## design/flow/run.sh

```bash
#!/bin/bash
# the make line also repeats each setting of config.mk as NAME=value (left out here)
make -C /OpenROAD-flow-scripts/flow DESIGN_CONFIG=/design/flow/config.mk WORK_HOME=/design/flow/orfs CLKGATE_MAP_FILE= finish
```

## design/flow/config.mk

```make
export PLATFORM = sky130hd
export DESIGN_NAME = sdram_controller
export DESIGN_NICKNAME = sdram_controller
export VERILOG_FILES = /design/flow/design.v
export SDC_FILE = /design/flow/constraint.sdc
export NUM_CORES = 4
export LEC_CHECK = 0
export ABC_AREA = 1
export CAP_MARGIN = 30
export CELL_PAD_IN_SITES_DETAIL_PLACEMENT = 0
export CORE_MARGIN = 2
export CORE_UTILIZATION = 56
export CTS_CLUSTER_DIAMETER = 80
export CTS_CLUSTER_SIZE = 61
export GPL_ROUTABILITY_DRIVEN = 1
export HOLD_SLACK_MARGIN = 0.07
export MAX_ROUTING_LAYER = met5
export MIN_ROUTING_LAYER = met1
export PLACE_DENSITY = 0.56
export SLEW_MARGIN = 5
```

## design/flow/constraint.sdc

```tcl
create_clock -name core_clock -period 5.4 [get_ports {clk}]
set_input_delay 1.0800 -clock core_clock [delete_from_list [all_inputs] [get_ports {clk}]]
set_output_delay 1.0800 -clock core_clock [all_outputs]
set_load 0.01 [all_outputs]
```

## design/flow/design.v

```verilog
module sdram_controller (
    wr_addr,
    wr_data,
    wr_enable,
    rd_addr,
    rd_data,
    rd_ready,
    rd_enable,
    busy, rst_n, clk,
    addr, bank_addr, data_in, data_out, data_oe, clock_enable, cs_n, ras_n, cas_n, we_n,
    data_mask_low, data_mask_high
);
parameter ROW_WIDTH = 13;
parameter COL_WIDTH = 9;
parameter BANK_WIDTH = 2;
parameter SDRADDR_WIDTH = ROW_WIDTH > COL_WIDTH ? ROW_WIDTH : COL_WIDTH;
parameter HADDR_WIDTH = BANK_WIDTH + ROW_WIDTH + COL_WIDTH;
parameter CLK_FREQUENCY = 133;   
parameter REFRESH_TIME =  32;    
parameter REFRESH_COUNT = 8192;  
localparam CYCLES_BETWEEN_REFRESH = ( CLK_FREQUENCY
                                      * 1_000
                                      * REFRESH_TIME
                                    ) / REFRESH_COUNT;
localparam IDLE      = 5'b00000;
localparam INIT_NOP1 = 5'b01000,
           INIT_PRE1 = 5'b01001,
           INIT_NOP1_1=5'b00101,
           INIT_REF1 = 5'b01010,
           INIT_NOP2 = 5'b01011,
           INIT_REF2 = 5'b01100,
           INIT_NOP3 = 5'b01101,
           INIT_LOAD = 5'b01110,
           INIT_NOP4 = 5'b01111;
localparam REF_PRE  =  5'b00001,
           REF_NOP1 =  5'b00010,
           REF_REF  =  5'b00011,
           REF_NOP2 =  5'b00100;
localparam READ_ACT  = 5'b10000,
           READ_NOP1 = 5'b10001,
           READ_CAS  = 5'b10010,
           READ_NOP2 = 5'b10011,
           READ_READ = 5'b10100;
localparam WRIT_ACT  = 5'b11000,
           WRIT_NOP1 = 5'b11001,
           WRIT_CAS  = 5'b11010,
           WRIT_NOP2 = 5'b11011;
localparam CMD_PALL = 8'b10010001,
           CMD_REF  = 8'b10001000,
           CMD_NOP  = 8'b10111000,
           CMD_MRS  = 8'b10000000,
           CMD_BACT = 8'b10011000,
           CMD_READ = 8'b10101001,
           CMD_WRIT = 8'b10100001;
input  [HADDR_WIDTH-1:0]   wr_addr;
input  [15:0]              wr_data;
input                      wr_enable;
input  [HADDR_WIDTH-1:0]   rd_addr;
output [15:0]              rd_data;
input                      rd_enable;
output                     rd_ready;
output                     busy;
input                      rst_n;
input                      clk;
output [SDRADDR_WIDTH-1:0] addr;
output [BANK_WIDTH-1:0]    bank_addr;
input  [15:0]              data_in;
output [15:0]              data_out;
output                     data_oe;
output                     clock_enable;
output                     cs_n;
output                     ras_n;
output                     cas_n;
output                     we_n;
output                     data_mask_low;
output                     data_mask_high;
reg  [HADDR_WIDTH-1:0]   haddr_r;
reg  [15:0]              wr_data_r;
reg  [15:0]              rd_data_r;
reg                      busy;
reg                      data_mask_low_r;
reg                      data_mask_high_r;
reg [SDRADDR_WIDTH-1:0]  addr_r;
reg [BANK_WIDTH-1:0]     bank_addr_r;
reg                      rd_ready_r;
wire                     data_mask_low, data_mask_high;
assign data_mask_high = data_mask_high_r;
assign data_mask_low  = data_mask_low_r;
assign rd_data        = rd_data_r;
reg [3:0] state_cnt;
reg [9:0] refresh_cnt;
reg [7:0] command;
reg [4:0] state;
reg [7:0] command_nxt;
reg [3:0] state_cnt_nxt;
reg [4:0] next;
assign {clock_enable, cs_n, ras_n, cas_n, we_n} = command[7:3];
assign bank_addr      = (state[4]) ? bank_addr_r : command[2:1];
assign addr           = (state[4] | state == INIT_LOAD) ? addr_r : { {SDRADDR_WIDTH-11{1'b0}}, command[0], 10'd0 };
assign data_out = wr_data_r;
assign data_oe  = (state == WRIT_CAS);
assign rd_ready = rd_ready_r;
always @ (posedge clk)
  if (~rst_n)
    begin
    state <= INIT_NOP1;
    command <= CMD_NOP;
    state_cnt <= 4'hf;
    haddr_r <= {HADDR_WIDTH{1'b0}};
    wr_data_r <= 16'b0;
    rd_data_r <= 16'b0;
    busy <= 1'b0;
    end
  else
    begin
    state <= next;
    command <= command_nxt;
    if (!state_cnt)
      state_cnt <= state_cnt_nxt;
    else
      state_cnt <= state_cnt - 1'b1;
    if (wr_enable)
      wr_data_r <= wr_data;
    if (state == READ_READ)
      begin
      rd_data_r <= data_in;
      rd_ready_r <= 1'b1;
      end
    else
      rd_ready_r <= 1'b0;
    busy <= state[4];
    if (rd_enable)
      haddr_r <= rd_addr;
    else if (wr_enable)
      haddr_r <= wr_addr;
    end
always @ (posedge clk)
 if (~rst_n)
   refresh_cnt <= 10'b0;
 else
   if (state == REF_NOP2)
     refresh_cnt <= 10'b0;
   else
     refresh_cnt <= refresh_cnt + 1'b1;
always @*
begin
    if (state[4])
      {data_mask_low_r, data_mask_high_r} = 2'b00;
    else
      {data_mask_low_r, data_mask_high_r} = 2'b11;
   bank_addr_r = 2'b00;
   addr_r = {SDRADDR_WIDTH{1'b0}};
   if (state == READ_ACT | state == WRIT_ACT)
     begin
     bank_addr_r = haddr_r[HADDR_WIDTH-1:HADDR_WIDTH-(BANK_WIDTH)];
     addr_r = haddr_r[HADDR_WIDTH-(BANK_WIDTH+1):HADDR_WIDTH-(BANK_WIDTH+ROW_WIDTH)];
     end
   else if (state == READ_CAS | state == WRIT_CAS)
     begin
     bank_addr_r = haddr_r[HADDR_WIDTH-1:HADDR_WIDTH-(BANK_WIDTH)];
     addr_r = {
               {SDRADDR_WIDTH-(11){1'b0}},
               1'b1,                        
               {10-COL_WIDTH{1'b0}},
               haddr_r[COL_WIDTH-1:0]
              };
     end
   else if (state == INIT_LOAD)
     begin
     addr_r = {{SDRADDR_WIDTH-10{1'b0}}, 10'b1000110000};
     end
end
always @*
begin
   state_cnt_nxt = 4'd0;
   command_nxt = CMD_NOP;
   if (state == IDLE)
        if (refresh_cnt >= CYCLES_BETWEEN_REFRESH)
          begin
          next = REF_PRE;
          command_nxt = CMD_PALL;
          end
        else if (rd_enable)
          begin
          next = READ_ACT;
          command_nxt = CMD_BACT;
          end
        else if (wr_enable)
          begin
          next = WRIT_ACT;
          command_nxt = CMD_BACT;
          end
        else
          begin
          next = IDLE;
          end
    else
      if (!state_cnt)
        case (state)
          INIT_NOP1:
            begin
            next = INIT_PRE1;
            command_nxt = CMD_PALL;
            end
          INIT_PRE1:
            begin
            next = INIT_NOP1_1;
            end
          INIT_NOP1_1:
            begin
            next = INIT_REF1;
            command_nxt = CMD_REF;
            end
          INIT_REF1:
            begin
            next = INIT_NOP2;
            state_cnt_nxt = 4'd7;
            end
          INIT_NOP2:
            begin
            next = INIT_REF2;
            command_nxt = CMD_REF;
            end
          INIT_REF2:
            begin
            next = INIT_NOP3;
            state_cnt_nxt = 4'd7;
            end
          INIT_NOP3:
            begin
            next = INIT_LOAD;
            command_nxt = CMD_MRS;
            end
          INIT_LOAD:
            begin
            next = INIT_NOP4;
            state_cnt_nxt = 4'd1;
            end
          REF_PRE:
            begin
            next = REF_NOP1;
            end
          REF_NOP1:
            begin
            next = REF_REF;
            command_nxt = CMD_REF;
            end
          REF_REF:
            begin
            next = REF_NOP2;
            state_cnt_nxt = 4'd7;
            end
          WRIT_ACT:
            begin
            next = WRIT_NOP1;
            state_cnt_nxt = 4'd1;
            end
          WRIT_NOP1:
            begin
            next = WRIT_CAS;
            command_nxt = CMD_WRIT;
            end
          WRIT_CAS:
            begin
            next = WRIT_NOP2;
            state_cnt_nxt = 4'd1;
            end
          READ_ACT:
            begin
            next = READ_NOP1;
            state_cnt_nxt = 4'd1;
            end
          READ_NOP1:
            begin
            next = READ_CAS;
            command_nxt = CMD_READ;
            end
          READ_CAS:
            begin
            next = READ_NOP2;
            state_cnt_nxt = 4'd1;
            end
          READ_NOP2:
            begin
            next = READ_READ;
            end
          default:
            begin
            next = IDLE;
            end
          endcase
      else
        begin
        next = state;
        command_nxt = command;
        end
end
endmodule
```

==> results of run 1 <==
==> through the flow <==
step	setup slack, ns	util [%]	area (um^2)	cells	hold slack [ns]
finish	1.84	79.7	5750	822	0.455
global route	1.65	79.7	5750	822	0.484
CTS	1.80	79.7	5750	822	0.458
detailed placement	1.88	77.1	5560	806	0.446
global placement	1.96	77.0	5550	805	0.432
floorplan	2.84	-	4160	591	0.418
==> metal layers <==
| layer | share of wire [%] | up-vias | wire length [um] | GRT usage (%) |
|---|---|---|---|---|
| li1 | - | 2116 | - | - |
| met2 | 48 | 167 | 5430 | 47.7 |
| met1 | 42 | 1918 | 4730 | 35.8 |
| met5 | 0 | - | 0 | 0 |
| met3 | 7.9 | 19 | 893 | 7.63 |
| met4 | 1.8 | 0 | 199 | 8.33 |
==> layout make-up <==
cell class / count / area [um^2]
repair buffers: 143 / 1410
multi-input cells: 404 / 1910
clock buffers: 12 / 165
well taps: 99 / 124
fillers: 527 / 1470
inverters: 68 / 258
clock inverters: 4 / 22.5
flip-flops and latches: 92 / 1850
==> metrics.cfg, run 1 <==
[die]
core_area_um2 = 7210
die_w_um = 90.2
initCoreUtil_pct = 57.6
io_pins = 141
die_area_um2 = 8130
rows = 31
die_y_um = 90.2

[yosys]
synth_flops = 92
common_cells = nand2_1 (157), nor2_1 (93), dfxtp_1 (91)
synth_area_leader_cell = dfxtp_1
top_cells_by_area = dfxtp_1 (44%), nand2_1 (14%), nor2_1 (8.4%)
ys_cells = 591
ys_sh_mux_pct = 0
synth-xor-area-share_pct = 0
synthAdderAreaFrac_pct = 3.01
synth_chip_area_um2 = 4160
simple_gate_share_pct = 30.8
synth_cells = 591
synth_area_per_cell_um2 = 7.04
synth_top_area_share_pct = 43.8
syn-num-nets = 685
postSynth.asyncResetShare_pct = 0
syn_area_um2 = 4160
ys_sh_aoi_pct = 12.0
synth_cell_types = 35
logic_family = simple AND/OR/NAND/NOR gates
ff_type = dfxtp_1
yosysMostFrequentCell = nand2_1
yosys_warnings = 1
ys_seq_share_pct = 44.5
edf_count = 1

[clocking]
htree_num_levels = 3
cts_tree = built
cts_buffer_depth = 2
clock-sinks = 92
root_buffer = clkbuf_8
cts.repair.resized = 0
cts_setup_buffers = 0
clkTransAtPathRegs_ns = 0.08
clock_latency_ns = 0.36
cts_inserted_buffers = 9
hold_buffers = 0

[final_timing]
slew_headroom_pct = 35.9
final-hold-violation-count = 0
period_needed_ns = 3.56
fmax_mhz = 281
setup_viol = 0
grt_setup_unrepaired = false
drv_slew = 0
tns_ns = 0
worstMarginPinSlew_ns = 0.959
finalClockPeriodUsage_pct = 65.9
skew_ns = 0.00649

[route]
drc = 0
wirelength_um = 11300
drt-initial-drc-count = 227
wl_per_cell_um = 13.7
dr.pass1.iters = 5
postRouteAntennaNets = 0
viasPerCell = 5.13
vias = 4220
diodes = 0

[setup_path]
cp-endpoint = addr[5]
cp.required_ns = 4.32
worstPathArrival_ns = 2.48
r2r-start = state_cnt[0]$_SDFF_PN1_
worst_r2r_path_depth = 19
crit_path_start = state[0]$_SDFFE_PN0N_
rrSetupSlack_ns = 2.79
crit_cells = 8
critPathMaxFanout = 10
path_delay_family = simple AND/OR/NAND/NOR gates
critical_path.max_stage_delay_ns = 0.56
crit_chain = nor2_1 -> nand2_1 -> nor2_1 -> inv_1 -> nand2_1 -> o21ai_0 -> a21oi_1 -> clkdlybuf4s50_1
cp-end-kind = output pin
cp_slowest_cell = nor2_1
path_buffers = 2
critical_path_class = flop to output pin
cp-start-kind = flop

[hold_path]
worstHoldStart = refresh_cnt[0]$_SDFF_PP0_
whs_endpoint = refresh_cnt[0]$_SDFF_PP0_
holdCritPathClass = flop to flop
hold-path-cell-count = 1

[power]
total_power_mw = 1.31
top_power_group = registers
comb_power_mw = 0.152
seq-power_mw = 0.716
power_frac_seq_pct = 54.8
power.internal_mw = 0.994
p_switching_mw = 0.312
leakage_nw = 2.69
power_density_nw_per_um2 = 227
p_sw_share_pct = 23.9
combPwrFrac_pct = 11.6
clk-power_mw = 0.439
p_clk_share_pct = 33.6
irDropWorstVdd_mv = 0.182

[placement]
dp_hpwl_um = 8120
gp_congestion = 0.914
io_buffers = 138

[global_route]
grt_pass1_vias = 4019
antenna_found_initial = 0
grt_pass1_wl_um = 18900
grtUsageTotal_pct = 28.4
grt_max_degree = 62
grt_overflow = 0

[finish]
syn2layout_area_growth_pct = 38.2
num-nets-final = 812

[job]
max_cap_viol_count = 0
warnings = 35

[run_status]
status = finished clean

==> inputs of run 2 (changes only) <==
ABC_AREA = unset   (was 1)
CAP_MARGIN = 0   (was 30)
CELL_PAD_IN_SITES_DETAIL_PLACEMENT = unset   (was 0)
CORE_UTILIZATION = 58   (was 56)
CTS_CLUSTER_DIAMETER = 81   (was 80)
CTS_CLUSTER_SIZE = 29   (was 61)
GPL_ROUTABILITY_DRIVEN = unset   (was 1)
HOLD_SLACK_MARGIN = unset   (was 0.07)
MAX_ROUTING_LAYER = unset   (was met5)
MIN_ROUTING_LAYER = unset   (was met1)
PLACE_DENSITY = 0.6   (was 0.56)
SLEW_MARGIN = 20   (was 5)
clock period = 2.46 ns   (was 5.4 ns; I/O delays follow)
==> metrics.cfg, run 2 <==
[run_status]
status = finished clean

[yosys]
synth_top_area_share_pct = 43.3
ys_cells = 494
ys_seq_share_pct = 44.0
synth-xor-area-share_pct = 1.66
synth_cell_types = 58
syn-num-nets = 588
yosysMostFrequentCell = nor2_1
ys_sh_aoi_pct = 12.6
simple_gate_share_pct = 20.8
syn_area_um2 = 4210
common_cells = nor2_1 (94), dfxtp_1 (91), mux2i_1 (53), nand2_1 (53), a21oi_1 (48)
ff_type = dfxtp_1
logic_family = simple AND/OR/NAND/NOR gates
synth_chip_area_um2 = 4210
yosys_warnings = 1
synth_area_per_cell_um2 = 8.52
synthAdderAreaFrac_pct = 2.97
synth_area_leader_cell = dfxtp_1
top_cells_by_area = dfxtp_1 (43%), mux2i_1 (13%), nor2_1 (8.4%)
edf_count = 1
synth_cells = 494
synth_flops = 92
postSynth.asyncResetShare_pct = 0
ys_sh_mux_pct = 13.0

[finish]
syn2layout_area_growth_pct = 46.3
fillers = 404
final_area_um2 = 6160
final_util_pct = 86.3
num-nets-final = 742

[route]
vias = 4056
diodes = 0
postRouteAntennaNets = 0
wirelength_um = 12100
viasPerCell = 5.39
wl_per_cell_um = 16.1
drc = 0
drt-initial-drc-count = 220
dr.pass1.iters = 4

[die]
die_area_um2 = 7950
initCoreUtil_pct = 59.0
io_pins = 141
die_w_um = 89.2
core_area_um2 = 7140
die_y_um = 89.2
rows = 31

[final_timing]
finalClockPeriodUsage_pct = 99.1
setup_viol = 0
fin_ws_ns = 0.0219
tns_ns = 0
whs_ns = 0.452
slew_headroom_pct = 54.1
grt_setup_unrepaired = false
skew_ns = 0.00792
fmax_mhz = 410
drv_slew = 0
final-hold-violation-count = 0
period_needed_ns = 2.44
worstMarginPinSlew_ns = 0.689

[setup_path]
path_delay_family = buffers and inverters
cp-end-kind = output pin
cp_slowest_cell = clkdlybuf4s50_1
rrSetupSlack_ns = 0.06
cp-endpoint = addr[5]
critical_path_class = flop to output pin
path_buffers = 1
crit_cells = 5
worstPathArrival_ns = 1.95
critical_path.max_stage_delay_ns = 0.57
cp-start-kind = flop
crit_path_start = state[0]$_SDFFE_PN0N_
cp.required_ns = 1.97
critPathMaxFanout = 6
crit_chain = nand4b_1 -> nor2_1 -> nor2_1 -> a21oi_1 -> clkdlybuf4s50_1
crit_top_cell = nor2_1
worst_r2r_path_depth = 9
r2r-start = state_cnt[1]$_SDFF_PN1_

[global_route]
grt_pass1_wl_um = 18400
grt_pass1_vias = 3809
grtUsageTotal_pct = 30.0
grt_max_degree = 49
grt_overflow = 0
antenna_found_initial = 0

[clocking]
clock_latency_ns = 0.37
cts_inserted_buffers = 9
cts_tree = built
root_buffer = clkbuf_8
hold_buffers = 0
htree_num_levels = 3
clock-sinks = 92
clkTransAtPathRegs_ns = 0.09
cts_buffer_depth = 2

[job]
warnings = 35
max_cap_viol_count = 0

[power]
power.internal_mw = 2.22
combPwrFrac_pct = 12.4
seq-power_mw = 1.57
power_frac_seq_pct = 52.9
p_clk_share_pct = 34.8
p_sw_share_pct = 25.0
leakage_nw = 2.64
power_density_nw_per_um2 = 481
p_switching_mw = 0.741
irDropWorstVdd_mv = 0.313
clk-power_mw = 1.03
comb_power_mw = 0.366
top_power_group = registers

[placement]
dp_slack_ns = -0.190
place_area_um2 = 5870
io_buffers = 138
gp_congestion = 0.867
dp_hpwl_um = 8500

[hold_path]
holdCritPathClass = flop to flop
hold-path-cell-count = 2
whs_endpoint = command[4]$_SDFFE_PN1N_

[run 2: final cells by class]
class,count,area [um^2],area share [%]
sequential,92,1870,30.3
clock inverter,5,41.3,0.671
tap,99,124,2.01
multi-input combinational,356,2230,36.2
timing repair buffer,175,1680,27.2
clock buffer,11,163,2.64
inverter,14,55.1,0.894
[run 2: through the flow]
stage                     instances  power, mW
after floorplan                 494       1.76
after global placement          735       1.95
after detailed placement        735       1.96
after CTS                       752       2.97
after global routing            752       3.05
final                           752       2.96
[run 2: layer usage]
layer  global-route usage, %  vias up  part of all wire (%)
met5                       0        -                     0
met4                    12.3        0                   2.2
met3                    5.17       22                   6.7
met2                    52.6      159                    50
met1                    36.5     1884                    42
li1                        -     1991                     -
[run 2: timing repair]
item                                    4_1_cts  5_1_grt
pin swaps                                     4        1
resized                                      12       18
endpoints found under the setup margin       19       18
buffers inserted                              1        0
==> inputs of run 3 (changes only) <==
ABC_AREA = 1   (was unset)
CAP_MARGIN = 20   (was 0)
CORE_UTILIZATION = 67   (was 58)
CTS_CLUSTER_DIAMETER = 192   (was 81)
CTS_CLUSTER_SIZE = 99   (was 29)
clock period = 3.03 ns   (was 2.46 ns; I/O delays follow)
==> metrics.cfg, run 3 <==
[run_status]
status = stopped before the end
lastStage = global placement
error_message = [ERROR GPL-0301] Utilization 101.651 % exceeds 100%.

[yosys]
ys_seq_share_pct = 44.5
synth_flops = 92
ys_sh_mux_pct = 0
synthAdderAreaFrac_pct = 3.01
edf_count = 1
logic_family = simple AND/OR/NAND/NOR gates
synth_top_area_share_pct = 43.8
synth-xor-area-share_pct = 0
synth_area_leader_cell = dfxtp_1
syn_area_um2 = 4160
common_cells = nand2_1 (157), nor2_1 (93), dfxtp_1 (91)
synth_chip_area_um2 = 4160
synth_cell_types = 35
synth_cells = 591
yosys_warnings = 1
simple_gate_share_pct = 30.8
synth_area_per_cell_um2 = 7.04
ys_cells = 591
syn-num-nets = 685
postSynth.asyncResetShare_pct = 0
ff_type = dfxtp_1
yosysMostFrequentCell = nand2_1
ys_sh_aoi_pct = 12.0
top_cells_by_area = dfxtp_1 (44%), nand2_1 (14%), nor2_1 (8.4%)

[die]
initCoreUtil_pct = 69.8
die_w_um = 82.8
die_y_um = 82.8
rows = 28
io_pins = 141
core_area_um2 = 5960
die_area_um2 = 6850

==> inputs of run 4 (changes only) <==
CORE_ASPECT_RATIO = 0.5   (was unset)
CORE_UTILIZATION = 66   (was 67)
CTS_CLUSTER_DIAMETER = unset   (was 192)
CTS_CLUSTER_SIZE = 96   (was 99)
SETUP_SLACK_MARGIN = 0.22   (was unset)
clock period = 2.48 ns   (was 3.03 ns; I/O delays follow)
==> metrics.cfg, run 4 <==
[die]
die_area_um2 = 6990
io_pins = 141
initCoreUtil_pct = 68.4
die_w_um = 116
rows = 20
die_y_um = 60.1
core_area_um2 = 6080

[run_status]
lastStage = clock tree synthesis
error_message = [ERROR DPL-0033] detailed placement checks failed during check placement.
status = stopped before the end

[yosys]
edf_count = 1
synth-xor-area-share_pct = 0
synth_area_leader_cell = dfxtp_1
yosysMostFrequentCell = nand2_1
synth_cell_types = 35
synth_cells = 591
synth_chip_area_um2 = 4160
ys_cells = 591
simple_gate_share_pct = 30.8
ys_sh_aoi_pct = 12.0
ys_sh_mux_pct = 0
common_cells = nand2_1 (157), nor2_1 (93), dfxtp_1 (91)
top_cells_by_area = dfxtp_1 (44%), nand2_1 (14%), nor2_1 (8.4%)
syn-num-nets = 685
synth_top_area_share_pct = 43.8
synth_flops = 92
synthAdderAreaFrac_pct = 3.01
syn_area_um2 = 4160
synth_area_per_cell_um2 = 7.04
postSynth.asyncResetShare_pct = 0
ys_seq_share_pct = 44.5
yosys_warnings = 1
ff_type = dfxtp_1
logic_family = simple AND/OR/NAND/NOR gates

[placement]
gp_congestion = 0.907
io_buffers = 138
dp_hpwl_um = 8900
place_area_um2 = 5590

-- run 4: metrics by stage --
step	hold WS (ns)	power [mW]	cells	worst slack (ns)
2_1_floorplan	0.418	1.72	591	0.405
3_3_place_gp	0.430	1.91	800	0.215
3_5_place_dp	0.454	1.93	800	-0.0746
==> inputs of run 5 (changes only) <==
CELL_PAD_IN_SITES_DETAIL_PLACEMENT = 0   (was unset)
CORE_ASPECT_RATIO = 1.65   (was 0.5)
CORE_UTILIZATION = 72   (was 66)
CTS_CLUSTER_SIZE = 40   (was 96)
GPL_TIMING_DRIVEN = 0   (was unset)
HOLD_SLACK_MARGIN = 0.05   (was unset)
MAX_ROUTING_LAYER = met5   (was unset)
MIN_ROUTING_LAYER = met1   (was unset)
PLACE_DENSITY = unset   (was 0.6)
PLACE_DENSITY_LB_ADDON = 0.05   (was unset)
SETUP_SLACK_MARGIN = -0.26   (was 0.22)
SLEW_MARGIN = 10   (was 20)
TNS_END_PERCENT = 60   (was unset)
clock period = 1.81 ns   (was 2.48 ns; I/O delays follow)
==> metrics.cfg, run 5 <==
[yosys]
simple_gate_share_pct = 30.8
edf_count = 1
syn-num-nets = 685
logic_family = simple AND/OR/NAND/NOR gates
synth_cells = 591
ys_seq_share_pct = 44.5
ys_sh_mux_pct = 0
ys_cells = 591
common_cells = nand2_1 (157), nor2_1 (93), dfxtp_1 (91)
synth_top_area_share_pct = 43.8
synth_area_leader_cell = dfxtp_1
synthAdderAreaFrac_pct = 3.01
yosys_warnings = 1
syn_area_um2 = 4160
synth_area_per_cell_um2 = 7.04
postSynth.asyncResetShare_pct = 0
synth_chip_area_um2 = 4160
synth_flops = 92
synth_cell_types = 35
top_cells_by_area = dfxtp_1 (44%), nand2_1 (14%), nor2_1 (8.4%)
ff_type = dfxtp_1
yosysMostFrequentCell = nand2_1
ys_sh_aoi_pct = 12.0
synth-xor-area-share_pct = 0

[run_status]
status = stopped before the end
error_message = [ERROR FLW-0024] Place density exceeds 1.0 (current PLACE_DENSITY_LB_ADDON =  0.05). Please check if the value of  PLACE_DENSITY_LB_ADDON is between 0 and 0.99.
lastStage = global placement

[die]
die_w_um = 63.2
die_y_um = 102
initCoreUtil_pct = 74.8
io_pins = 141
die_area_um2 = 6420
core_area_um2 = 5560
rows = 35

==> inputs of run 6 (changes only) <==
CELL_PAD_IN_SITES_DETAIL_PLACEMENT = unset   (was 0)
CORE_ASPECT_RATIO = unset   (was 1.65)
CORE_UTILIZATION = 66   (was 72)
CTS_CLUSTER_DIAMETER = 371   (was unset)
CTS_CLUSTER_SIZE = 99   (was 40)
GPL_TIMING_DRIVEN = unset   (was 0)
HOLD_SLACK_MARGIN = unset   (was 0.05)
MAX_ROUTING_LAYER = unset   (was met5)
MIN_ROUTING_LAYER = unset   (was met1)
PLACE_DENSITY = 0.37   (was unset)
PLACE_DENSITY_LB_ADDON = unset   (was 0.05)
SETUP_SLACK_MARGIN = unset   (was -0.26)
SLEW_MARGIN = 20   (was 10)
TNS_END_PERCENT = 5   (was 60)
clock period = 2.32 ns   (was 1.81 ns; I/O delays follow)
==> metrics.cfg, run 6 <==
[run_status]
status = stopped before the end
lastStage = global placement
error_message = [ERROR GPL-0301] Utilization 101.047 % exceeds 100%.

[yosys]
synth_cells = 591
synth_top_area_share_pct = 43.8
syn_area_um2 = 4160
edf_count = 1
synthAdderAreaFrac_pct = 3.01
synth_cell_types = 35
ys_sh_aoi_pct = 12.0
yosys_warnings = 1
top_cells_by_area = dfxtp_1 (44%), nand2_1 (14%), nor2_1 (8.4%)
ys_seq_share_pct = 44.5
simple_gate_share_pct = 30.8
synth_flops = 92
synth_area_leader_cell = dfxtp_1
ys_sh_mux_pct = 0
postSynth.asyncResetShare_pct = 0
syn-num-nets = 685
logic_family = simple AND/OR/NAND/NOR gates
common_cells = nand2_1 (157), nor2_1 (93), dfxtp_1 (91)
synth_area_per_cell_um2 = 7.04
yosysMostFrequentCell = nand2_1
ys_cells = 591
ff_type = dfxtp_1
synth-xor-area-share_pct = 0
synth_chip_area_um2 = 4160

[die]
core_area_um2 = 5990
initCoreUtil_pct = 69.4
die_y_um = 83.4
rows = 28
die_w_um = 83.4
io_pins = 141
die_area_um2 = 6950

==> inputs of run 7 (changes only) <==
ABC_AREA = unset   (was 1)
CORE_UTILIZATION = 72   (was 66)
CTS_CLUSTER_DIAMETER = 115   (was 371)
CTS_CLUSTER_SIZE = 46   (was 99)
PLACE_DENSITY = 0.39   (was 0.37)
SETUP_SLACK_MARGIN = 0.53   (was unset)
TNS_END_PERCENT = unset   (was 5)
clock period = 3.59 ns   (was 2.32 ns; I/O delays follow)
==> metrics.cfg, run 7 <==
[die]
core_area_um2 = 5570
die_w_um = 80.5
die_y_um = 80.5
initCoreUtil_pct = 75.5
die_area_um2 = 6470
io_pins = 141
rows = 27

[yosys]
synth_area_leader_cell = dfxtp_1
edf_count = 1
syn-num-nets = 588
ys_seq_share_pct = 44.0
yosysMostFrequentCell = nor2_1
synth_cells = 494
synth_area_per_cell_um2 = 8.52
simple_gate_share_pct = 20.8
common_cells = nor2_1 (94), dfxtp_1 (91), mux2i_1 (53), nand2_1 (53), a21oi_1 (48)
logic_family = simple AND/OR/NAND/NOR gates
top_cells_by_area = dfxtp_1 (43%), mux2i_1 (13%), nor2_1 (8.4%)
ys_sh_mux_pct = 13.0
postSynth.asyncResetShare_pct = 0
ys_sh_aoi_pct = 12.6
synth_chip_area_um2 = 4210
synth_top_area_share_pct = 43.3
synthAdderAreaFrac_pct = 2.97
synth-xor-area-share_pct = 1.66
ys_cells = 494
yosys_warnings = 1
synth_flops = 92
ff_type = dfxtp_1
syn_area_um2 = 4210
synth_cell_types = 58

[run_status]
error_message = [ERROR GPL-0301] Utilization 107.988 % exceeds 100%.
lastStage = global placement
status = stopped before the end

==> inputs of run 8 (changes only) <==
CAP_MARGIN = 0   (was 20)
CORE_UTILIZATION = 68   (was 72)
CTS_CLUSTER_DIAMETER = 81   (was 115)
CTS_CLUSTER_SIZE = 29   (was 46)
PLACE_DENSITY = 0.95   (was 0.39)
SETUP_SLACK_MARGIN = unset   (was 0.53)
clock period = 2.54 ns   (was 3.59 ns; I/O delays follow)
==> metrics.cfg, run 8 <==
[die]
die_y_um = 82.7
die_w_um = 82.7
rows = 28
initCoreUtil_pct = 70.7
core_area_um2 = 5960
die_area_um2 = 6840
io_pins = 141

[yosys]
logic_family = simple AND/OR/NAND/NOR gates
ys_seq_share_pct = 44.0
synth_chip_area_um2 = 4210
synth_flops = 92
syn_area_um2 = 4210
ys_cells = 494
synthAdderAreaFrac_pct = 2.97
simple_gate_share_pct = 20.8
postSynth.asyncResetShare_pct = 0
synth_cell_types = 58
common_cells = nor2_1 (94), dfxtp_1 (91), mux2i_1 (53), nand2_1 (53), a21oi_1 (48)
edf_count = 1
synth-xor-area-share_pct = 1.66
yosysMostFrequentCell = nor2_1
ys_sh_aoi_pct = 12.6
synth_area_per_cell_um2 = 8.52
synth_cells = 494
top_cells_by_area = dfxtp_1 (43%), mux2i_1 (13%), nor2_1 (8.4%)
ff_type = dfxtp_1
synth_area_leader_cell = dfxtp_1
yosys_warnings = 1
syn-num-nets = 588
synth_top_area_share_pct = 43.3
ys_sh_mux_pct = 13.0

[run_status]
lastStage = global placement
error_message = [ERROR GPL-0301] Utilization 101.137 % exceeds 100%.
status = stopped before the end

==> inputs of run 9 (changes only) <==
CAP_MARGIN = 40   (was 0)
CELL_PAD_IN_SITES_DETAIL_PLACEMENT = 1   (was unset)
CORE_UTILIZATION = 40   (was 68)
CTS_CLUSTER_DIAMETER = unset   (was 81)
CTS_CLUSTER_SIZE = unset   (was 29)
GPL_ROUTABILITY_DRIVEN = 1   (was unset)
HOLD_SLACK_MARGIN = 0.07   (was unset)
MAX_ROUTING_LAYER = met4   (was unset)
MIN_ROUTING_LAYER = met2   (was unset)
PLACE_DENSITY = 0.56   (was 0.95)
clock period = 5.4 ns   (was 2.54 ns; I/O delays follow)
==> metrics.cfg, run 9 <==
[run_status]
status = finished clean

[yosys]
ys_seq_share_pct = 44.0
syn-num-nets = 588
synth_cell_types = 58
top_cells_by_area = dfxtp_1 (43%), mux2i_1 (13%), nor2_1 (8.4%)
ys_cells = 494
ys_sh_aoi_pct = 12.6
edf_count = 1
postSynth.asyncResetShare_pct = 0
synth_chip_area_um2 = 4210
syn_area_um2 = 4210
synth_area_leader_cell = dfxtp_1
synthAdderAreaFrac_pct = 2.97
logic_family = simple AND/OR/NAND/NOR gates
simple_gate_share_pct = 20.8
synth_flops = 92
yosys_warnings = 1
yosysMostFrequentCell = nor2_1
synth_top_area_share_pct = 43.3
ff_type = dfxtp_1
synth-xor-area-share_pct = 1.66
ys_sh_mux_pct = 13.0
synth_area_per_cell_um2 = 8.52
synth_cells = 494
common_cells = nor2_1 (94), dfxtp_1 (91), mux2i_1 (53), nand2_1 (53), a21oi_1 (48)

[final_timing]
setup_viol = 0
skew_ns = 0.00473
slew_headroom_pct = 50.5
whs_ns = 0.459
grt_setup_unrepaired = false
period_needed_ns = 3.59
fin_ws_ns = 1.81
finalClockPeriodUsage_pct = 66.5
final-hold-violation-count = 0
tns_ns = 0
fmax_mhz = 279
worstMarginPinSlew_ns = 0.740
drv_slew = 0

[setup_path]
critical_path_class = flop to output pin
path_buffers = 3
worst_r2r_path_depth = 11
cp-start-kind = flop
cp-endpoint = addr[11]
path_delay_family = buffers and inverters
critPathMaxFanout = 8
critical_path.max_stage_delay_ns = 0.60
r2r-start = state_cnt[0]$_SDFF_PN1_
worstPathArrival_ns = 2.51
crit_path_start = state[4]$_SDFFE_PN0N_
rrSetupSlack_ns = 2.41
cp-end-kind = output pin
cp.required_ns = 4.32
crit_cells = 5
cp_slowest_cell = clkdlybuf4s50_1
crit_chain = inv_1 -> nor3_1 -> buf_2 -> and3_1 -> clkdlybuf4s50_1

[clocking]
hold_buffers = 0
cts_tree = built
cts_inserted_buffers = 9
clock_latency_ns = 0.35
clock-sinks = 92
cts_setup_buffers = 0
htree_num_levels = 3
cts_buffer_depth = 2
cts.repair.resized = 0
clkTransAtPathRegs_ns = 0.09
root_buffer = clkbuf_8

[finish]
syn2layout_area_growth_pct = 39.1
fillers = 1230
final_area_um2 = 5860
final_util_pct = 57.0
num-nets-final = 712
stdcell_count = 759
logic_area_um2 = 2150
register_area_um2 = 1850

[route]
dr.pass1.iters = 5
diodes = 0
drc = 0
viasPerCell = 7.06
wirelength_um = 12900
drt-initial-drc-count = 536
wl_per_cell_um = 17.0
postRouteAntennaNets = 0
vias = 5357

[power]
total_power_mw = 1.34
power_frac_seq_pct = 53.3
seq-power_mw = 0.716
p_clk_share_pct = 34.7
p_sw_share_pct = 24.6
comb_power_mw = 0.160
top_power_group = registers
leakage_nw = 2.31
combPwrFrac_pct = 11.9
p_switching_mw = 0.330
power.internal_mw = 1.01
clk-power_mw = 0.466
irDropWorstVdd_mv = 0.138
power_density_nw_per_um2 = 229

[placement]
io_buffers = 138
dp_slack_ns = 1.51
place_area_um2 = 5670
gp_congestion = 0.882
dp_hpwl_um = 9300
dp.cells = 743

[global_route]
grt_pass1_vias = 5836
grt_pass1_wl_um = 20500
grt_max_degree = 62
grt_overflow = 0
antenna_found_initial = 0
grtUsageTotal_pct = 36.1

[die]
io_pins = 141
die_area_um2 = 11400
rows = 37
die_w_um = 107
die_y_um = 107
core_area_um2 = 10300
initCoreUtil_pct = 41.0

[hold_path]
holdCritPathClass = flop to flop
worstHoldStart = rd_data_r[3]$_SDFFE_PN0P_
hold-path-cell-count = 2
whs_endpoint = rd_data_r[3]$_SDFFE_PN0P_

[job]
max_cap_viol_count = 0
warnings = 34

[run 9: routing by layer]
| layer | vias to the layer above | global-route usage, % | wire length (um) |
|---|---|---|---|
| li1 | 1909 | - | - |
| met1 | 1909 | - | 0 |
| met2 | 1455 | 45.4 | 7190 |
| met3 | 84 | 42.1 | 4940 |
| met4 | 0 | 7.88 | 781 |
| met5 | - | - | 0 |
[run 9: final cells by class]
class                   count  area share, %
multi-input cells         356           36.8
flip-flops and latches     92           31.6
repair buffers            145           24.5
well taps                 136           2.91
clock buffers              10           2.18
clock inverters             6           1.09
inverters                  14          0.940
==> inputs of run 10 (changes only) <==
CAP_MARGIN = 5   (was 40)
CELL_PAD_IN_SITES_DETAIL_PLACEMENT = unset   (was 1)
CORE_MARGIN = 8   (was 2)
CORE_UTILIZATION = 46   (was 40)
CTS_CLUSTER_DIAMETER = 121   (was unset)
GPL_ROUTABILITY_DRIVEN = unset   (was 1)
GPL_TIMING_DRIVEN = 1   (was unset)
HOLD_SLACK_MARGIN = unset   (was 0.07)
MAX_ROUTING_LAYER = met5   (was met4)
MIN_ROUTING_LAYER = unset   (was met2)
PLACE_DENSITY = unset   (was 0.56)
PLACE_DENSITY_LB_ADDON = 0.29   (was unset)
SETUP_SLACK_MARGIN = 0.27   (was unset)
clock period = 5.52 ns   (was 5.4 ns; I/O delays follow)
==> metrics.cfg, run 10 <==
[run_status]
status = finished clean

[clocking]
cts_inserted_buffers = 9
root_buffer = clkbuf_8
hold_buffers = 0
cts_buffer_depth = 2
clock-sinks = 92
cts.repair.resized = 0
htree_num_levels = 3
cts_setup_buffers = 0
cts_tree = built
clock_latency_ns = 0.35
clkTransAtPathRegs_ns = 0.10

[yosys]
ff_type = dfxtp_1
synth_cells = 494
synthAdderAreaFrac_pct = 2.97
synth_cell_types = 58
top_cells_by_area = dfxtp_1 (43%), mux2i_1 (13%), nor2_1 (8.4%)
ys_sh_mux_pct = 13.0
syn_area_um2 = 4210
simple_gate_share_pct = 20.8
synth_area_leader_cell = dfxtp_1
synth_area_per_cell_um2 = 8.52
synth-xor-area-share_pct = 1.66
ys_sh_aoi_pct = 12.6
yosysMostFrequentCell = nor2_1
logic_family = simple AND/OR/NAND/NOR gates
synth_chip_area_um2 = 4210
postSynth.asyncResetShare_pct = 0
synth_flops = 92
ys_cells = 494
syn-num-nets = 588
edf_count = 1
yosys_warnings = 1
synth_top_area_share_pct = 43.3
ys_seq_share_pct = 44.0
common_cells = nor2_1 (94), dfxtp_1 (91), mux2i_1 (53), nand2_1 (53), a21oi_1 (48)

[setup_path]
critPathMaxFanout = 8
cp-start-kind = flop
worst_r2r_path_depth = 8
cp.required_ns = 4.42
cp-end-kind = output pin
r2r-start = state[1]$_SDFFE_PN0N_
critical_path.max_stage_delay_ns = 0.71
path_buffers = 2
path_delay_family = simple AND/OR/NAND/NOR gates
crit_cells = 5
rrSetupSlack_ns = 2.44
cp-endpoint = addr[5]
crit_chain = inv_1 -> nor3_1 -> nor2_1 -> a21oi_1 -> clkdlybuf4s50_1
crit_path_start = state[4]$_SDFFE_PN0N_
cp_slowest_cell = nor3_1
critical_path_class = flop to output pin
worstPathArrival_ns = 2.58

[route]
wl_per_cell_um = 15.6
diodes = 0
wirelength_um = 11400
postRouteAntennaNets = 0
viasPerCell = 5.19
vias = 3797
drt-initial-drc-count = 178
dr.pass1.iters = 4
drc = 0

[global_route]
grtUsageTotal_pct = 18.1
grt_max_degree = 62
grt_pass1_wl_um = 18700
grt_overflow = 0
antenna_found_initial = 0
grt_pass1_vias = 3761

[hold_path]
whs_endpoint = rd_data_r[11]$_SDFFE_PN0P_
hold-path-cell-count = 2
worstHoldStart = rd_data_r[11]$_SDFFE_PN0P_
holdCritPathClass = flop to flop

[die]
rows = 35
initCoreUtil_pct = 46.4
die_area_um2 = 12500
io_pins = 141
core_area_um2 = 9060
die_w_um = 112
die_y_um = 112

[job]
max_cap_viol_count = 0
warnings = 33

[power]
clk-power_mw = 0.430
combPwrFrac_pct = 12.0
total_power_mw = 1.28
top_power_group = registers
power_frac_seq_pct = 54.5
p_sw_share_pct = 25.6
power_density_nw_per_um2 = 221
irDropWorstVdd_mv = 0.182
comb_power_mw = 0.153
p_clk_share_pct = 33.6
seq-power_mw = 0.699
leakage_nw = 2.30
p_switching_mw = 0.328
power.internal_mw = 0.955

[final_timing]
tns_ns = 0
slew_headroom_pct = 40.5
period_needed_ns = 3.68
fin_ws_ns = 1.84
drv_slew = 0
final-hold-violation-count = 0
worstMarginPinSlew_ns = 0.886
fmax_mhz = 272
grt_setup_unrepaired = false
whs_ns = 0.463
setup_viol = 0
skew_ns = 0.0119
finalClockPeriodUsage_pct = 66.7

[finish]
logic_area_um2 = 2150
syn2layout_area_growth_pct = 37.8
num-nets-final = 710
fillers = 787
register_area_um2 = 1850

[placement]
dp_hpwl_um = 8520
io_buffers = 138
dp_slack_ns = 1.68
gp_congestion = 0.865

run 10: final cells by class:
cell class | instances | share of cell area, %
flip-flops and latches | 92 | 31.9
well taps | 111 | 2.39
clock buffers | 9 | 2.14
inverters | 14 | 0.949
multi-input cells | 356 | 37.1
repair buffers | 143 | 24.4
clock inverters | 7 | 1.08
run 10: per-stage QoR:
| step | instance area, um^2 | utilization [%] | std cells |
|---|---|---|---|
| 6_report | 5800 | 64.0 | 732 |
| 5_1_grt | 5800 | 64.0 | 732 |
| 4_1_cts | 5800 | 64.0 | 732 |
| 3_5_place_dp | 5610 | 61.9 | 716 |
| 3_3_place_gp | 5610 | 61.9 | 716 |
| 2_1_floorplan | 4210 | - | 494 |
run 10: routing by layer:
metal / routed length (um) / up-vias / share of wire, % / global-route usage [%]
li1: - / 1932 / - / -
met1: 5130 / 1741 / 45 / 21.6
met2: 5510 / 106 / 48 / 30.9
met3: 536 / 18 / 4.7 / 4.06
met4: 240 / 0 / 2.1 / 6.75
met5: 0 / - / 0 / 0
==> inputs of run 11 (changes only) <==
CAP_MARGIN = 20   (was 5)
CORE_MARGIN = 2   (was 8)
CORE_UTILIZATION = 72   (was 46)
CTS_CLUSTER_DIAMETER = 373   (was 121)
CTS_CLUSTER_SIZE = 96   (was unset)
GPL_TIMING_DRIVEN = unset   (was 1)
MAX_ROUTING_LAYER = unset   (was met5)
PLACE_DENSITY = 0.38   (was unset)
PLACE_DENSITY_LB_ADDON = unset   (was 0.29)
SETUP_SLACK_MARGIN = 1.42   (was 0.27)
TNS_END_PERCENT = 5   (was unset)
clock period = 4.84 ns   (was 5.52 ns; I/O delays follow)
==> metrics.cfg, run 11 <==
[run_status]
status = stopped before the end
lastStage = global placement
error_message = [ERROR GPL-0301] Utilization 107.988 % exceeds 100%.

[yosys]
postSynth.asyncResetShare_pct = 0
edf_count = 1
ys_sh_mux_pct = 13.0
ff_type = dfxtp_1
synth_top_area_share_pct = 43.3
simple_gate_share_pct = 20.8
yosysMostFrequentCell = nor2_1
syn-num-nets = 588
synth_flops = 92
ys_sh_aoi_pct = 12.6
synth_area_per_cell_um2 = 8.52
synth_area_leader_cell = dfxtp_1
ys_cells = 494
synth_cells = 494
synthAdderAreaFrac_pct = 2.97
top_cells_by_area = dfxtp_1 (43%), mux2i_1 (13%), nor2_1 (8.4%)
synth_chip_area_um2 = 4210
synth-xor-area-share_pct = 1.66
common_cells = nor2_1 (94), dfxtp_1 (91), mux2i_1 (53), nand2_1 (53), a21oi_1 (48)
synth_cell_types = 58
logic_family = simple AND/OR/NAND/NOR gates
yosys_warnings = 1
ys_seq_share_pct = 44.0
syn_area_um2 = 4210

[die]
die_area_um2 = 6470
initCoreUtil_pct = 75.5
rows = 27
core_area_um2 = 5570
die_w_um = 80.5
io_pins = 141
die_y_um = 80.5

==> inputs of run 12 (changes only) <==
CAP_MARGIN = 0   (was 20)
CORE_UTILIZATION = 59   (was 72)
CTS_CLUSTER_DIAMETER = 81   (was 373)
CTS_CLUSTER_SIZE = 29   (was 96)
HOLD_SLACK_MARGIN = 0.29   (was unset)
PLACE_DENSITY = 0.6   (was 0.38)
SETUP_SLACK_MARGIN = unset   (was 1.42)
TNS_END_PERCENT = unset   (was 5)
clock period = 2.37 ns   (was 4.84 ns; I/O delays follow)
==> metrics.cfg, run 12 <==
[setup_path]
critical_path_class = flop to flop
cp-start-kind = flop
r2r-start = state_cnt[0]$_SDFF_PN1_
critPathMaxFanout = 3
cp.required_ns = 2.64
cp-end-kind = flop
crit_path_start = state_cnt[0]$_SDFF_PN1_
crit_chain = inv_2 -> ha_4 -> buf_4 -> nor3b_4 -> mux2i_2 -> nor3_2 -> inv_1 -> buf_4 -> ha_1 -> a311o_1 -> and3_1
crit_top_cell = buf_4
worst_r2r_path_depth = 11
crit_cells = 11
rrSetupSlack_ns = -0.14
path_buffers = 4
worstPathArrival_ns = 2.78
critical_path.max_stage_delay_ns = 0.35
cp_slowest_cell = nor3b_4
path_delay_family = simple AND/OR/NAND/NOR gates

[yosys]
synth_area_leader_cell = dfxtp_1
logic_family = simple AND/OR/NAND/NOR gates
common_cells = nor2_1 (94), dfxtp_1 (91), mux2i_1 (53), nand2_1 (53), a21oi_1 (48)
synth_cell_types = 58
ys_cells = 494
syn_area_um2 = 4210
synth_area_per_cell_um2 = 8.52
yosys_warnings = 1
yosysMostFrequentCell = nor2_1
ys_sh_aoi_pct = 12.6
synth_chip_area_um2 = 4210
synth_flops = 92
ys_sh_mux_pct = 13.0
synth-xor-area-share_pct = 1.66
ys_seq_share_pct = 44.0
edf_count = 1
synth_cells = 494
ff_type = dfxtp_1
synthAdderAreaFrac_pct = 2.97
postSynth.asyncResetShare_pct = 0
synth_top_area_share_pct = 43.3
syn-num-nets = 588
top_cells_by_area = dfxtp_1 (43%), mux2i_1 (13%), nor2_1 (8.4%)
simple_gate_share_pct = 20.8

[die]
io_pins = 141
initCoreUtil_pct = 61.6
die_y_um = 88.5
die_w_um = 88.5
die_area_um2 = 7830
rows = 30
core_area_um2 = 6830

[power]
p_sw_share_pct = 24.8
p_switching_mw = 0.815
combPwrFrac_pct = 12.6
comb_power_mw = 0.415
irDropWorstVdd_mv = 0.347
power.internal_mw = 2.47
leakage_nw = 2.69
power_density_nw_per_um2 = 523
top_power_group = registers
total_power_mw = 3.28
clk-power_mw = 1.24
p_clk_share_pct = 37.7
seq-power_mw = 1.63
power_frac_seq_pct = 49.7

[route]
wirelength_um = 16300
postRouteAntennaNets = 0
wl_met3_um = 1370
drc = 0
wl_met1_um = 5680
wl_met2_um = 7970
viasPerCell = 6.23
drt-initial-drc-count = 483
wl_per_cell_um = 21.4
dr.pass1.iters = 5
vias = 4735
diodes = 0
top_layer = met4

[clocking]
hold_buffers = 0
htree_num_levels = 3
cts_buffer_depth = 2
cts_inserted_buffers = 9
clock_latency_ns = 0.37
clkTransAtPathRegs_ns = 0.10
root_buffer = clkbuf_8
cts_tree = built
clock-sinks = 92

[hold_path]
worstHoldStart = rd_data_r[9]$_SDFFE_PN0P_
holdCritPathClass = flop to flop
hold-path-cell-count = 2
whs_endpoint = rd_data_r[9]$_SDFFE_PN0P_

[final_timing]
grt_setup_unrepaired = true
fin_ws_ns = -0.135
final-hold-violation-count = 0
period_needed_ns = 2.51
finalClockPeriodUsage_pct = 106
tns_ns = -0.783
slew_headroom_pct = 54.8
fmax_mhz = 399
setup_viol = 13
drv_slew = 0
skew_ns = 0.0142
worstMarginPinSlew_ns = 0.678

[placement]
io_buffers = 138
gp_congestion = 0.980
dp_hpwl_um = 9510

[global_route]
antenna_found_initial = 0
grtUsageTotal_pct = 38.5
grt_max_degree = 59
grt_pass1_vias = 4632
grt_overflow = 0
grt_pass1_wl_um = 22900

[run_status]
so_faults = negative setup slack
status = complete, but fails checks

[finish]
syn2layout_area_growth_pct = 49.3
fillers = 279
num-nets-final = 753

[job]
max_cap_viol_count = 0
warnings = 38

[run 12: per-stage QoR]
step	worst slack, ns	area (um^2)	hold WS [ns]	util (%)	cells
floorplan	-0.0823	4250	0.424	-	494
global placement	-0.138	5940	0.431	87.0	741
detailed placement	-0.202	5940	0.432	87.0	741
CTS	-0.0773	6230	0.470	91.3	760
global route	-0.195	6280	0.484	92.0	760
finish	-0.135	6280	0.474	92.0	760
[run 12: final cells by class]
| class | count | area [um^2] | share of cell area, % |
|---|---|---|---|
| Multi-Input combinational cell | 356 | 2260 | 36.0 |
| Sequential cell | 92 | 1860 | 29.6 |
| Timing Repair Buffer | 186 | 1750 | 27.9 |
| Clock buffer | 10 | 138 | 2.19 |
| Tap cell | 96 | 120 | 1.91 |
| Clock inverter | 6 | 93.8 | 1.49 |
| Inverter | 14 | 55.1 | 0.876 |
[run 12: metal layers]
layer	track usage [%]	vias up
met3	7.65	127
li1	-	2011
met2	68.1	393
met4	25.1	0
met1	41.7	2204
met5	0	-
[run 12: timing repair]
item                       4_1_cts  5_1_grt
resized                         25       14
setup buffers                    3        0
cloned                           0        0
pin swaps                        2        8
setup endpoints to repair       23       17
==> inputs of run 13 (changes only) <==
CAP_MARGIN = 20   (was 0)
CORE_UTILIZATION = 40   (was 59)
CTS_CLUSTER_DIAMETER = unset   (was 81)
CTS_CLUSTER_SIZE = unset   (was 29)
HOLD_SLACK_MARGIN = 0.13   (was 0.29)
PLACE_DENSITY = unset   (was 0.6)
clock period = 5.6 ns   (was 2.37 ns; I/O delays follow)
==> metrics.cfg, run 13 <==
[clocking]
htree_num_levels = 3
clock-sinks = 92
cts_inserted_buffers = 9
cts_setup_buffers = 0
cts_tree = built
hold_buffers = 0
root_buffer = clkbuf_8
cts.repair.resized = 0
clock_latency_ns = 0.36
clkTransAtPathRegs_ns = 0.09
cts_buffer_depth = 2

[yosys]
edf_count = 1
simple_gate_share_pct = 20.8
synth-xor-area-share_pct = 1.66
logic_family = simple AND/OR/NAND/NOR gates
synth_cell_types = 58
top_cells_by_area = dfxtp_1 (43%), mux2i_1 (13%), nor2_1 (8.4%)
synth_cells = 494
yosys_warnings = 1
ff_type = dfxtp_1
syn_area_um2 = 4210
synth_chip_area_um2 = 4210
common_cells = nor2_1 (94), dfxtp_1 (91), mux2i_1 (53), nand2_1 (53), a21oi_1 (48)
yosysMostFrequentCell = nor2_1
ys_sh_aoi_pct = 12.6
ys_sh_mux_pct = 13.0
postSynth.asyncResetShare_pct = 0
synthAdderAreaFrac_pct = 2.97
syn-num-nets = 588
synth_area_per_cell_um2 = 8.52
ys_cells = 494
synth_top_area_share_pct = 43.3
synth_flops = 92
synth_area_leader_cell = dfxtp_1
ys_seq_share_pct = 44.0

[final_timing]
period_needed_ns = 3.69
final-hold-violation-count = 0
fmax_mhz = 271
slew_headroom_pct = 41.3
worstMarginPinSlew_ns = 0.874
finalClockPeriodUsage_pct = 65.9
setup_viol = 0
tns_ns = 0
drv_slew = 0
skew_ns = 0.0130
whs_ns = 0.458
grt_setup_unrepaired = false

[setup_path]
cp_slowest_cell = nor3_1
critPathMaxFanout = 8
crit_cells = 5
path_buffers = 2
critical_path.max_stage_delay_ns = 0.71
cp.required_ns = 4.48
cp-start-kind = flop
critical_path_class = flop to output pin
worstPathArrival_ns = 2.57
path_delay_family = simple AND/OR/NAND/NOR gates
cp-endpoint = addr[4]
cp-end-kind = output pin
crit_chain = inv_1 -> nor3_1 -> nor2_1 -> a21oi_1 -> clkdlybuf4s50_1
crit_path_start = state[4]$_SDFFE_PN0N_
r2r-start = state[1]$_SDFFE_PN0N_
rrSetupSlack_ns = 2.55
worst_r2r_path_depth = 8

[placement]
dp_hpwl_um = 8120
io_buffers = 138
gp_congestion = 0.871
place_area_um2 = 5640
dp.cells = 740

[run_status]
status = finished clean

[route]
diodes = 0
postRouteAntennaNets = 0
wirelength_um = 11400
dr.pass1.iters = 4
vias = 3781
viasPerCell = 4.99
drc = 0
wl_per_cell_um = 15.0
drt-initial-drc-count = 152

[die]
initCoreUtil_pct = 41.0
io_pins = 141
die_y_um = 107
rows = 37
die_area_um2 = 11400
die_w_um = 107
core_area_um2 = 10300

[power]
total_power_mw = 1.27
p_switching_mw = 0.329
power_density_nw_per_um2 = 218
combPwrFrac_pct = 11.9
p_sw_share_pct = 25.9
comb_power_mw = 0.151
seq-power_mw = 0.689
power_frac_seq_pct = 54.2
clk-power_mw = 0.430
irDropWorstVdd_mv = 0.127
top_power_group = registers
power.internal_mw = 0.941
p_clk_share_pct = 33.9
leakage_nw = 2.30

[global_route]
grt_overflow = 0
grt_pass1_vias = 3583
grt_max_degree = 62
grtUsageTotal_pct = 19.9
antenna_found_initial = 0
grt_pass1_wl_um = 17900

[finish]
num-nets-final = 710
stdcell_count = 757
syn2layout_area_growth_pct = 38.4
final_area_um2 = 5820

[hold_path]
worstHoldStart = rd_data_r[1]$_SDFFE_PN0P_
whs_endpoint = rd_data_r[1]$_SDFFE_PN0P_
hold-path-cell-count = 2
holdCritPathClass = flop to flop

[job]
max_cap_viol_count = 0
warnings = 33

-- run 13: per-stage QoR --
stage | setup WS, ns | utilization [%]
2_1_floorplan | 2.58 | -
3_3_place_gp | 1.75 | 54.9
3_5_place_dp | 1.71 | 54.9
4_1_cts | 1.88 | 56.6
5_1_grt | 1.68 | 56.7
6_report | 1.91 | 56.7
-- run 13: cell type report --
cell class	count	area, um^2
clock buffers	10	128
clock inverters	6	53.8
fillers	1007	4450
inverters	14	55.1
multi-input cells	356	2150
flip-flops and latches	92	1850
well taps	136	170
repair buffers	143	1410
-- run 13: per-layer routing --
metal	GRT usage, %	share of wire [%]	up-vias
li1	-	-	1925
met1	24.4	45	1735
met2	35.0	48	108
met3	3.95	4.7	13
met4	6.12	1.6	0
met5	0	0	-
==> inputs of run 14 (changes only) <==
ABC_AREA = 1   (was unset)
CAP_MARGIN = 40   (was 20)
CELL_PAD_IN_SITES_DETAIL_PLACEMENT = 0   (was unset)
CORE_ASPECT_RATIO = 1.65   (was unset)
CORE_UTILIZATION = 72   (was 40)
CTS_CLUSTER_DIAMETER = 195   (was unset)
CTS_CLUSTER_SIZE = 100   (was unset)
GPL_ROUTABILITY_DRIVEN = 0   (was unset)
GPL_TIMING_DRIVEN = 1   (was unset)
HOLD_SLACK_MARGIN = 0.05   (was 0.13)
MAX_ROUTING_LAYER = met5   (was unset)
MIN_ROUTING_LAYER = met1   (was unset)
PLACE_DENSITY_LB_ADDON = 0.05   (was unset)
SETUP_SLACK_MARGIN = 0.42   (was unset)
SLEW_MARGIN = 10   (was 20)
TNS_END_PERCENT = 100   (was unset)
clock period = 1.42 ns   (was 5.6 ns; I/O delays follow)
==> metrics.cfg, run 14 <==
[yosys]
synth_area_leader_cell = dfxtp_1
syn_area_um2 = 4160
common_cells = nand2_1 (157), nor2_1 (93), dfxtp_1 (91)
syn-num-nets = 685
synth_chip_area_um2 = 4160
synth_cells = 591
ys_cells = 591
edf_count = 1
ys_seq_share_pct = 44.5
postSynth.asyncResetShare_pct = 0
ys_sh_aoi_pct = 12.0
synth-xor-area-share_pct = 0
yosys_warnings = 1
synth_flops = 92
synthAdderAreaFrac_pct = 3.01
simple_gate_share_pct = 30.8
logic_family = simple AND/OR/NAND/NOR gates
ff_type = dfxtp_1
ys_sh_mux_pct = 0
synth_cell_types = 35
synth_top_area_share_pct = 43.8
synth_area_per_cell_um2 = 7.04
yosysMostFrequentCell = nand2_1
top_cells_by_area = dfxtp_1 (44%), nand2_1 (14%), nor2_1 (8.4%)

[die]
die_area_um2 = 6420
rows = 35
core_area_um2 = 5560
io_pins = 141
die_w_um = 63.2
die_y_um = 102
initCoreUtil_pct = 74.8

[run_status]
error_message = [ERROR FLW-0024] Place density exceeds 1.0 (current PLACE_DENSITY_LB_ADDON =  0.05). Please check if the value of  PLACE_DENSITY_LB_ADDON is between 0 and 0.99.
status = stopped before the end
lastStage = global placement

==> inputs of run 15 (changes only) <==
ABC_AREA = unset   (was 1)
CAP_MARGIN = 20   (was 40)
CELL_PAD_IN_SITES_DETAIL_PLACEMENT = unset   (was 0)
CORE_ASPECT_RATIO = unset   (was 1.65)
CORE_UTILIZATION = 17   (was 72)
CTS_CLUSTER_DIAMETER = unset   (was 195)
CTS_CLUSTER_SIZE = unset   (was 100)
GPL_ROUTABILITY_DRIVEN = unset   (was 0)
GPL_TIMING_DRIVEN = unset   (was 1)
HOLD_SLACK_MARGIN = unset   (was 0.05)
MAX_ROUTING_LAYER = unset   (was met5)
MIN_ROUTING_LAYER = unset   (was met1)
PLACE_DENSITY = 0.6   (was unset)
PLACE_DENSITY_LB_ADDON = unset   (was 0.05)
SETUP_SLACK_MARGIN = unset   (was 0.42)
SLEW_MARGIN = 20   (was 10)
TNS_END_PERCENT = unset   (was 100)
clock period = 8.1 ns   (was 1.42 ns; I/O delays follow)
==> metrics.cfg, run 15 <==
[power]
p_sw_share_pct = 23.5
top_power_group = registers
power_density_nw_per_um2 = 168
clk-power_mw = 0.459
combPwrFrac_pct = 10.0
p_switching_mw = 0.244
seq-power_mw = 0.477
power_frac_seq_pct = 45.8
power.internal_mw = 0.796
leakage_nw = 2.37
p_clk_share_pct = 44.1
irDropWorstVdd_mv = 0.108
comb_power_mw = 0.104

[clocking]
root_buffer = clkbuf_16
cts_inserted_buffers = 9
hold_buffers = 0
clock_latency_ns = 0.34
cts_tree = built
cts_buffer_depth = 2
clock-sinks = 92
htree_num_levels = 3
cts_setup_buffers = 0
cts.repair.resized = 0
clkTransAtPathRegs_ns = 0.07

[yosys]
top_cells_by_area = dfxtp_1 (43%), mux2i_1 (13%), nor2_1 (8.4%)
ys_seq_share_pct = 44.0
synth_top_area_share_pct = 43.3
synth_cells = 494
synth_flops = 92
yosysMostFrequentCell = nor2_1
syn-num-nets = 588
synth_area_per_cell_um2 = 8.52
synth_area_leader_cell = dfxtp_1
synth-xor-area-share_pct = 1.66
logic_family = simple AND/OR/NAND/NOR gates
synth_cell_types = 58
ys_cells = 494
edf_count = 1
yosys_warnings = 1
synthAdderAreaFrac_pct = 2.97
simple_gate_share_pct = 20.8
ys_sh_mux_pct = 13.0
ff_type = dfxtp_1
synth_chip_area_um2 = 4210
postSynth.asyncResetShare_pct = 0
common_cells = nor2_1 (94), dfxtp_1 (91), mux2i_1 (53), nand2_1 (53), a21oi_1 (48)
syn_area_um2 = 4210
ys_sh_aoi_pct = 12.6

[die]
die_y_um = 161
rows = 57
core_area_um2 = 24300
io_pins = 141
die_area_um2 = 26000
initCoreUtil_pct = 17.3
die_w_um = 161

[setup_path]
crit_cells = 9
worst_r2r_path_depth = 8
worstPathArrival_ns = 4.61
critPathMaxFanout = 62
critical_path.max_stage_delay_ns = 0.89
cp-end-kind = flop
cp.required_ns = 8.36
cp_slowest_cell = clkdlybuf4s50_1
critical_path_class = input port to flop
crit_path_start = rst_n
path_delay_family = buffers and inverters
path_buffers = 4
cp-start-kind = input port
rrSetupSlack_ns = 5.03
r2r-start = state[1]$_SDFFE_PN0N_
crit_chain = clkdlybuf4s50_1 -> inv_2 -> buf_4 -> nor3_1 -> inv_1 -> ha_1 -> and2_1 -> a311o_1 -> o32ai_1

[final_timing]
fin_ws_ns = 3.74
period_needed_ns = 4.36
skew_ns = 0.00552
fmax_mhz = 229
worstMarginPinSlew_ns = 0.978
grt_setup_unrepaired = false
setup_viol = 0
tns_ns = 0
drv_slew = 0
finalClockPeriodUsage_pct = 53.8
slew_headroom_pct = 34.3
final-hold-violation-count = 0

[route]
drt-initial-drc-count = 207
viasPerCell = 3.98
diodes = 0
vias = 3767
wl_per_cell_um = 13.1
drc = 0
wirelength_um = 12400
postRouteAntennaNets = 0
dr.pass1.iters = 4

[finish]
num-nets-final = 711
syn2layout_area_growth_pct = 47.5

[placement]
gp_congestion = 0.822
dp_slack_ns = 3.37
dp_hpwl_um = 8990
io_buffers = 138

[run_status]
status = finished clean

[job]
warnings = 33
max_cap_viol_count = 0

[global_route]
grt_overflow = 0
grt_max_degree = 63
grt_pass1_vias = 3636
grt_pass1_wl_um = 19500
antenna_found_initial = 1
grtUsageTotal_pct = 9.51

[hold_path]
hold-path-cell-count = 2
whs_endpoint = command[4]$_SDFFE_PN1N_
holdCritPathClass = flop to flop

run 15: layer usage:
metal / GRT usage [%] / up-vias / share of wire (%) / routed length (um)
li1: - / 1928 / - / -
met2: 16.0 / 85 / 48 / 5920
met1: 11.9 / 1744 / 46 / 5690
met5: 0 / - / 0.10 / 13
met4: 3.29 / 2 / 0.96 / 119
met3: 2.26 / 8 / 5.2 / 650
run 15: stage by stage:
stage | std cells | utilization (%) | hold slack [ns] | power (mW) | cell area [um^2]
2_1_floorplan | 494 | - | 0.424 | 0.533 | 4210
3_3_place_gp | 929 | 24.2 | 0.442 | 0.591 | 5880
3_5_place_dp | 929 | 24.2 | 0.437 | 0.592 | 5880
4_1_cts | 945 | 25.5 | 0.456 | 1.06 | 6200
5_1_grt | 946 | 25.5 | 0.474 | 1.09 | 6210
6_report | 946 | 25.5 | 0.454 | 1.04 | 6210
run 15: area by class of cell:
cell class / count / area, um^2
Multi-Input combinational cell: 356 / 2150
Clock buffer: 10 / 250
Timing Repair Buffer: 144 / 1410
Fill cell: 2578 / 18100
Clock inverter: 6 / 76.3
Inverter: 14 / 55.1
Sequential cell: 92 / 1850
Tap cell: 324 / 405
Power figures rest on the tool's default switching activity, not on a simulated workload.
